==> indigo: inputs <==
## matrix_mul
module matrix_mul(
    input wire clk,
    input wire reset,
    input wire start,
    input wire [8:0][7:0] matrix_a,
    input wire [8:0][7:0] matrix_b,
    output reg [8:0][15:0] result,
    output reg done
);
==> flow/config.mk <==
export PLATFORM = sky130hd
export DESIGN_NAME = matrix_mul
export DESIGN_NICKNAME = matrix_mul
export VERILOG_FILES = /design/flow/design.v
export SDC_FILE = /design/flow/constraint.sdc
export NUM_CORES = 4
export LEC_CHECK = 0
export ABC_AREA = 1
export CAP_MARGIN = 0
export CORE_ASPECT_RATIO = 0.51
export CORE_MARGIN = 2
export CORE_UTILIZATION = 55
export CTS_CLUSTER_DIAMETER = 376
export CTS_CLUSTER_SIZE = 90
export HOLD_SLACK_MARGIN = -0.07
export SLEW_MARGIN = 5
export TNS_END_PERCENT = 15
==> flow/constraint.sdc <==
create_clock -name core_clock -period 10.0 [get_ports {clk}]
set_input_delay 2.0000 -clock core_clock [delete_from_list [all_inputs] [get_ports {clk}]]
set_output_delay 2.0000 -clock core_clock [all_outputs]
set_load 0.01 [all_outputs]
run.sh (not shown) runs the stock make flow with config.mk's settings and CLKGATE_MAP_FILE=.
==> xenon (differences from indigo) <==
==> flow/config.mk (replaced) <==
export PLATFORM = sky130hd
export DESIGN_NAME = matrix_mul
export DESIGN_NICKNAME = matrix_mul
export VERILOG_FILES = /design/flow/design.v
export SDC_FILE = /design/flow/constraint.sdc
export NUM_CORES = 4
export LEC_CHECK = 0
export CAP_MARGIN = 25
export CORE_MARGIN = 2
export CORE_UTILIZATION = 49
export CTS_CLUSTER_DIAMETER = 376
export CTS_CLUSTER_SIZE = 98
export HOLD_SLACK_MARGIN = -0.07
export SLEW_MARGIN = 5
==> results <==
| quantity | xenon | indigo |
|---|---|---|
| Result of the run | complete, no violations | complete, no violations |
| Part of the cycle the worst path needs | 76.6% | 75.3% |
| Post-synthesis cell count from yosys | 964 | 1453 |
| Cell mode on critical path | fa_1 | o21ai_0 |
| Basic-gate share of the synthesized area counting and, or, nand and nor cells | 8.12% | 24.9% |
| Routed wire length on met2 | 16.1 mm | 17.5 mm |
| Die outline area | 26200 sq um | 24500 sq um |
| Met3 layer usage reported by global route | 2.89% | 4.87% |
| Minimum period implied by the final worst setup slack | 7.66 ns | 7.53 ns |
| Cell count after placement | 1539 | 1996 |
| Slack of the critical path | 2.34 ns | 2.47 ns |
| Number of inserted diodes | 0 | 1 |
| Maximum number of pins on one net before global-route repair | 83 | 96 |
| Length of routed met3 wiring | 1.13 mm | 3.29 mm |
| Cells on Worst Hold Path | 1 | 2 |
| Core utilization of the finished layout | 66.1% | 72.4% |
| Yosys Chip Area | 12200 sq um | 12800 sq um |
| DRC violation total after the first TritonRoute iteration | 709 | 1309 |

========
==> 01-02 <==
==> flow/design.v <==
module matrix_mul(
    input wire clk,
    input wire reset,
    input wire start,
    input wire [8:0][7:0] matrix_a,
    input wire [8:0][7:0] matrix_b,
    output reg [8:0][15:0] result,
    output reg done
);
reg [3:0] state;
reg [3:0] i, j, k;
reg [15:0] sum;
localparam IDLE = 4'd0, MULTIPLY = 4'd1, DONE = 4'd2;
always @(posedge clk or posedge reset) begin
    if (reset) begin
        state <= IDLE;
        done <= 0;
        i <= 0;
        j <= 0;
        k <= 0;
        sum <= 0;
    end else begin
        case (state)
            IDLE: begin
                if (start) begin
                    state <= MULTIPLY;
                    i <= 0;
                    j <= 0;
                    k <= 0;
                    sum <= 0;
                    done <= 0;
                end
            end
            MULTIPLY: begin
                if (k == 3) begin
                    result[i*3 + j] <= sum;
                    sum <= 0;
                    k <= 0;
                    if (j == 2) begin
                        j <= 0;
                        if (i == 2) begin
                            state <= DONE;
                        end else begin
                            i <= i + 1;
                        end
                    end else begin
                        j <= j + 1;
                    end
                end else begin
                    sum <= sum + matrix_a[i*3 + k] * matrix_b[k*3 + j];
                    k <= k + 1;
                end
            end
            DONE: begin
                done <= 1;
                state <= IDLE;
            end
        endcase
    end
end
endmodule
==> flow/run.sh <==
#!/bin/bash
# the make line also repeats each setting of config.mk as NAME=value (left out here)
make -C /OpenROAD-flow-scripts/flow DESIGN_CONFIG=/design/flow/config.mk WORK_HOME=/design/flow/orfs CLKGATE_MAP_FILE= finish
==> flow/config.mk <==
export PLATFORM = sky130hd
export DESIGN_NAME = matrix_mul
export DESIGN_NICKNAME = matrix_mul
export VERILOG_FILES = /design/flow/design.v
export SDC_FILE = /design/flow/constraint.sdc
export NUM_CORES = 4
export LEC_CHECK = 0
export CAP_MARGIN = 20
export CORE_MARGIN = 2
export CORE_UTILIZATION = 57
export CTS_CLUSTER_DIAMETER = 241
export CTS_CLUSTER_SIZE = 98
export PLACE_DENSITY = 0.6
export SLEW_MARGIN = 20
==> flow/constraint.sdc <==
create_clock -name core_clock -period 4.39 [get_ports {clk}]
set_input_delay 0.8780 -clock core_clock [delete_from_list [all_inputs] [get_ports {clk}]]
set_output_delay 0.8780 -clock core_clock [all_outputs]
set_load 0.01 [all_outputs]
==> 06-12 (differences from 01-02) <==
Settings changed: CAP_MARGIN 20 to 25, CORE_ASPECT_RATIO from default to 0.51, CORE_UTILIZATION 57 to 55, CTS_CLUSTER_DIAMETER 241 to 376, HOLD_SLACK_MARGIN from default to -0.07, PLACE_DENSITY 0.6 to default, SLEW_MARGIN 20 to 5, TNS_END_PERCENT from default to 15.
==> flow/constraint.sdc (replaced) <==
create_clock -name core_clock -period 10.0 [get_ports {clk}]
set_input_delay 2.0000 -clock core_clock [delete_from_list [all_inputs] [get_ports {clk}]]
set_output_delay 2.0000 -clock core_clock [all_outputs]
set_load 0.01 [all_outputs]
==> run notes <==
Status on the layout run. Setup repair after global routing left no endpoint under its margin. Wire length of the first global-routing pass landed at 49900 um. The run finished with no timing, DRC or antenna violations. Before placement the cells fill 56.8% of the core. Final setup slack of the worst path landed at 2.19 ns.

Number of non-clock buffers in the layout landed at 304. On met1, the global router reports a usage of 38.1%. Met3 wirelength from detailed routing landed at 1970 um. The die covers 0.0235 mm2. On met3, the global router reports a usage of 5.26%. Largest net degree at the start of global routing landed at 75.
-- figures above: 06-12

==> run notes <==
Status on the layout run. A clean result was blocked by negative setup slack. Wire length of the first global-routing pass landed at 53600 um. Entering global routing, the biggest net connects 77 pins. After floorplanning, the die was sized to cover 0.0226 mm2. On met3, the global router reports a usage of 5.70%. Final setup slack of the worst path landed at -2.26 ns. The run finished, with violations left.

Initial core utilization landed at 58.1%. Setup repair after global routing could not meet its margin everywhere. Setup violations remaining at the end of the flow were counted as 68.

Met3 wirelength from detailed routing landed at 2290 um. In the global route stage, met1 resource usage came out at 38.5%. Per the layout report, the design carries 477 non-clock buffers.
-- figures above: 01-02


========
==> run a: inputs <==
RTL: the design.v shown in full above, as it stands there.
clock: 4.39 ns
lec_check: 0
cap_margin: 20
core_margin: 2
core_utilization: 60
cts_cluster_diameter: 180
place_density: 0.6
slew_margin: 20
tns_end_percent: 5
==> inputs of run b, as changes to run a <==
CORE_UTILIZATION = 59   (was 60)
CTS_CLUSTER_DIAMETER = unset   (was 180)
CTS_CLUSTER_SIZE = 89   (was unset)
PLACE_DENSITY = unset   (was 0.6)
SETUP_SLACK_MARGIN = 1.15   (was unset)
==> inputs of run c, as changes to run a <==
CTS_CLUSTER_DIAMETER = unset   (was 180)
TNS_END_PERCENT = unset   (was 5)
==> flow/constraint.sdc (replaced) <==
create_clock -name core_clock -period 5.71 [get_ports {clk}]
set_input_delay 1.1420 -clock core_clock [delete_from_list [all_inputs] [get_ports {clk}]]
set_output_delay 1.1420 -clock core_clock [all_outputs]
set_load 0.01 [all_outputs]
==> summary of the runs <==
- In run c the die size is lower than in run b, by about 1.6%.
- Against run c, the register-to-register slack of run b is worse by 1.6 ns.
- Of run c and run b, run c has the higher critical path depth (gap 1).
- Area after synthesis is the same in run b and run a.
- Between run c and run a, the lower clock skew is in run a (gap 0.0016 ns).
- Run b reached the layout checks and failed them: negative setup slack. Run c reached the layout checks and failed them: negative setup slack. Run a finished but fails on negative setup slack.
- Between run c and run a, the lower setup slack is in run a (gap 1.2 ns).

========
==> run M <==
Starts from the design.v that is shown in full above.
clock: 6.57 ns
lec_check: 0
cap_margin: 20
cell_pad_in_sites_global_placement: 0
core_aspect_ratio: 0.86
core_margin: 2
core_utilization: 66
cts_cluster_diameter: 125
gpl_timing_driven: 1
max_routing_layer: met4
slew_margin: 20
tns_end_percent: 75
==> run Y (differences from run M) <==
- CELL_PAD_IN_SITES_GLOBAL_PLACEMENT: 0 -> not set
- CORE_ASPECT_RATIO: 0.86 -> not set
- CORE_UTILIZATION: 66 -> 37
- CTS_CLUSTER_DIAMETER: 125 -> not set
- GPL_TIMING_DRIVEN: 1 -> not set
- MAX_ROUTING_LAYER: met4 -> not set
- PLACE_DENSITY: not set -> 0.6
- TNS_END_PERCENT: 75 -> not set
==> flow/constraint.sdc (replaced) <==
create_clock -name core_clock -period 7.91 [get_ports {clk}]
set_input_delay 1.5820 -clock core_clock [delete_from_list [all_inputs] [get_ports {clk}]]
set_output_delay 1.5820 -clock core_clock [all_outputs]
set_load 0.01 [all_outputs]
==> run F (differences from run M) <==
- CORE_ASPECT_RATIO: 0.86 -> 1.99
- CORE_UTILIZATION: 66 -> 56
- CTS_CLUSTER_DIAMETER: 125 -> 336
- CTS_CLUSTER_SIZE: not set -> 71
- MAX_ROUTING_LAYER: met4 -> met5
- PLACE_DENSITY: not set -> 0.41
- TNS_END_PERCENT: 75 -> 5
==> flow/constraint.sdc (replaced) <==
create_clock -name core_clock -period 4.44 [get_ports {clk}]
set_input_delay 0.8880 -clock core_clock [delete_from_list [all_inputs] [get_ports {clk}]]
set_output_delay 0.8880 -clock core_clock [all_outputs]
set_load 0.01 [all_outputs]
==> summary of the runs <==
Between run F and run Y, the lower sequential share of layout area is in run F (gap 2.6 points). Of run F and run Y, run Y has the higher first-iteration DRC count (gap about 37%, measured against run Y). Of run F and run Y, run F has the higher wire length (gap 9.3%, measured against run Y). Synthesized area is the same in run F and run Y. Of run F and run Y, run F has the higher via count (gap about 11%, measured against run Y). Run Y completed without violations. Run F reached the layout checks and failed them: negative setup slack. Run M never finished: it broke off in global routing (5_1_grt) with GRT-0232. Die size: run Y > run F > run M. Count of clock-buffer cells in the layout is the same in run F and run Y.
